Setup of run 1:
// axi_dfm_v1_0
module axi_dfm_v1_0(
    input logic s_axi_aclk,
    input logic s_axi_aresetn,
    input  logic [31:0] s_axi_awaddr,
    input  logic        s_axi_awvalid,
    output logic        s_axi_awready,
    input  logic [31:0] s_axi_wdata,
    input  logic        s_axi_wvalid,
    output logic        s_axi_wready,
    output logic s_axi_bvalid,
    input  logic s_axi_bready,
    input  logic [31:0] s_axi_araddr,
    input  logic        s_axi_arvalid,
    output logic        s_axi_arready,
    output logic [31:0] s_axi_rdata,
    output logic        s_axi_rvalid,
    input  logic        s_axi_rready,
    input  logic signal_in,
    output logic signal_done
);
For scale: ~2,500 cells after synthesis, roughly 570 flip-flops.
==> flow/config.mk <==
export PLATFORM = sky130hd
export DESIGN_NAME = axi_dfm_v1_0
export DESIGN_NICKNAME = axi_dfm_v1_0
export VERILOG_FILES = /design/flow/design.v
export SDC_FILE = /design/flow/constraint.sdc
export NUM_CORES = 4
export LEC_CHECK = 0
export ABC_AREA = 0
export CAP_MARGIN = 0
export CORE_MARGIN = 2
export CORE_UTILIZATION = 72
export CTS_CLUSTER_SIZE = 14
export HOLD_SLACK_MARGIN = -0.05
export PLACE_DENSITY = 0.64
export SLEW_MARGIN = 40
==> flow/constraint.sdc <==
create_clock -name core_clock -period 1.97 [get_ports {s_axi_aclk}]
set_input_delay 0.3940 -clock core_clock [delete_from_list [all_inputs] [get_ports {s_axi_aclk}]]
set_output_delay 0.3940 -clock core_clock [all_outputs]
set_load 0.01 [all_outputs]
run.sh (not shown) runs the stock make flow with config.mk's settings and CLKGATE_MAP_FILE=.
The layout from run 1, despite a flow that completed every stage, fails the layout checks, with the failing checks listed as setup timing.
The following lists how run 2 was set up differently from run 1:
# run 1
export LEC_CHECK = 0
export ABC_AREA = 0
export CAP_MARGIN = 0
export CORE_MARGIN = 2
export CORE_UTILIZATION = 72
export CTS_CLUSTER_SIZE = 14
export HOLD_SLACK_MARGIN = -0.05
export PLACE_DENSITY = 0.64
export SLEW_MARGIN = 40
create_clock -name core_clock -period 1.97 [get_ports {s_axi_aclk}]
# run 2
export LEC_CHECK = 0
export ABC_AREA = 1
export CAP_MARGIN = 20
export CORE_ASPECT_RATIO = 0.72
export CORE_MARGIN = 2
export CORE_UTILIZATION = 72
export CTS_CLUSTER_DIAMETER = 399
export CTS_CLUSTER_SIZE = 99
export PLACE_DENSITY = 0.38
export SETUP_SLACK_MARGIN = 0.47
export SLEW_MARGIN = 20
create_clock -name core_clock -period 1.97 [get_ports {s_axi_aclk}]
Findings:
- Relative to run 1, the fraction of the mapped netlist area in simple logic gates of run 2 is higher by 12 points.
- The die span in x of run 2 is higher than that of run 1.
- Run 2: placement-stage cell area higher than run 1
- [run 1] flow finished | final checks: failed | reasons: setup timing
- The flow ended early for run 2: it failed with a tool error in 5_1_grt.
- Clock net sink count: run 1 vs run 2 identical
- Diff run 1 and run 2: AND-OR/OR-AND share of the synthesized area lower in run 1
- On run 2: synthesized area is 1300 sq um higher than what run 1 gave.
- [compare] base=run 1 new=run 2: half-perimeter wire length after detailed placement grew by 12%; synthesized area per cell shrank by 3.2 sq um.
- Run 1 → run 2: post-CTS resize count saw an increase; number of H-tree levels fell by 1.
Input-level comparison between run 3 and run 2:
# run 2
export LEC_CHECK = 0
export ABC_AREA = 1
export CAP_MARGIN = 20
export CORE_ASPECT_RATIO = 0.72
export CORE_MARGIN = 2
export CORE_UTILIZATION = 72
export CTS_CLUSTER_DIAMETER = 399
export CTS_CLUSTER_SIZE = 99
export PLACE_DENSITY = 0.38
export SETUP_SLACK_MARGIN = 0.47
export SLEW_MARGIN = 20
create_clock -name core_clock -period 1.97 [get_ports {s_axi_aclk}]
# run 3
export LEC_CHECK = 0
export ABC_AREA = 0
export CAP_MARGIN = 20
export CELL_PAD_IN_SITES_DETAIL_PLACEMENT = 0
export CORE_ASPECT_RATIO = 1.31
export CORE_MARGIN = 2
export CORE_UTILIZATION = 72
export CTS_CLUSTER_SIZE = 14
export PLACE_DENSITY = 0.77
export SETUP_SLACK_MARGIN = -0.04
export SLEW_MARGIN = 20
create_clock -name core_clock -period 1.97 [get_ports {s_axi_aclk}]
Findings:
[flow] run 3 | stages: complete | final checks: fail | reason: setup timing
The post-synthesis xor/xnor area fraction of run 3 exceeds that of run 2 by 4.4 points.
Delta (run 3 minus run 2): number of rows in the core area moved up; HPWL after detailed placement moved down; synthesized area per cell moved up.
In the tables for run 3 and run 2, weighted congestion reported at the end of routability-driven placement reads higher with run 3.
Run 3 vs. run 2: die area now sits lower, gate count of the mapped netlist now sits lower, total placed cells including tap cells now sits lower.
Diff run 2 -> run 3 | die height | increase of about 30%
Changes in run 4 relative to run 3:
# run 3
export LEC_CHECK = 0
export ABC_AREA = 0
export CAP_MARGIN = 20
export CELL_PAD_IN_SITES_DETAIL_PLACEMENT = 0
export CORE_ASPECT_RATIO = 1.31
export CORE_MARGIN = 2
export CORE_UTILIZATION = 72
export CTS_CLUSTER_SIZE = 14
export PLACE_DENSITY = 0.77
export SETUP_SLACK_MARGIN = -0.04
export SLEW_MARGIN = 20
create_clock -name core_clock -period 1.97 [get_ports {s_axi_aclk}]
# run 4
export LEC_CHECK = 0
export CAP_MARGIN = 20
export CORE_MARGIN = 2
export CORE_UTILIZATION = 72
export PLACE_DENSITY = 0.38
export SLEW_MARGIN = 20
create_clock -name core_clock -period 2.14 [get_ports {s_axi_aclk}]
==> comparison <==
Run 4 finished end to end and its layout was clean on timing, DRC and antenna. met3 track demand over resource, run 3 and run 4, higher one = run 3. Per the comparison of run 4 with run 3, number of standard cells in the layout, taps in and fillers out went down by 69; global routing met1 resource utilization went up 3.6 points; arrival time of data at the critical path endpoint lower.
Edits applied to the flow inputs when going from run 4 to run 5:
# run 4
export LEC_CHECK = 0
export CAP_MARGIN = 20
export CORE_MARGIN = 2
export CORE_UTILIZATION = 72
export PLACE_DENSITY = 0.38
export SLEW_MARGIN = 20
create_clock -name core_clock -period 2.14 [get_ports {s_axi_aclk}]
# run 5
export LEC_CHECK = 0
export ABC_AREA = 0
export CAP_MARGIN = 20
export CELL_PAD_IN_SITES_DETAIL_PLACEMENT = 2
export CORE_ASPECT_RATIO = 0.85
export CORE_MARGIN = 2
export CORE_UTILIZATION = 63
export CTS_CLUSTER_SIZE = 96
export GPL_ROUTABILITY_DRIVEN = 0
export MIN_ROUTING_LAYER = met1
export PLACE_DENSITY = 0.64
export SETUP_SLACK_MARGIN = -0.03
export SLEW_MARGIN = 20
create_clock -name core_clock -period 2.14 [get_ports {s_axi_aclk}]
Notes after the runs:
- [run 5] site row count fell 1 relative to run 4
- Run 5: DPL-0033 in 3_5_place_dp -> run aborted
- Cmp run 5 vs run 4: initial core utilization lower in run 5
- Compared with run 4, die boundary height in run 5 decreased slightly.
- Summary of the comparison: full die area is higher in run 5, relative to run 4.
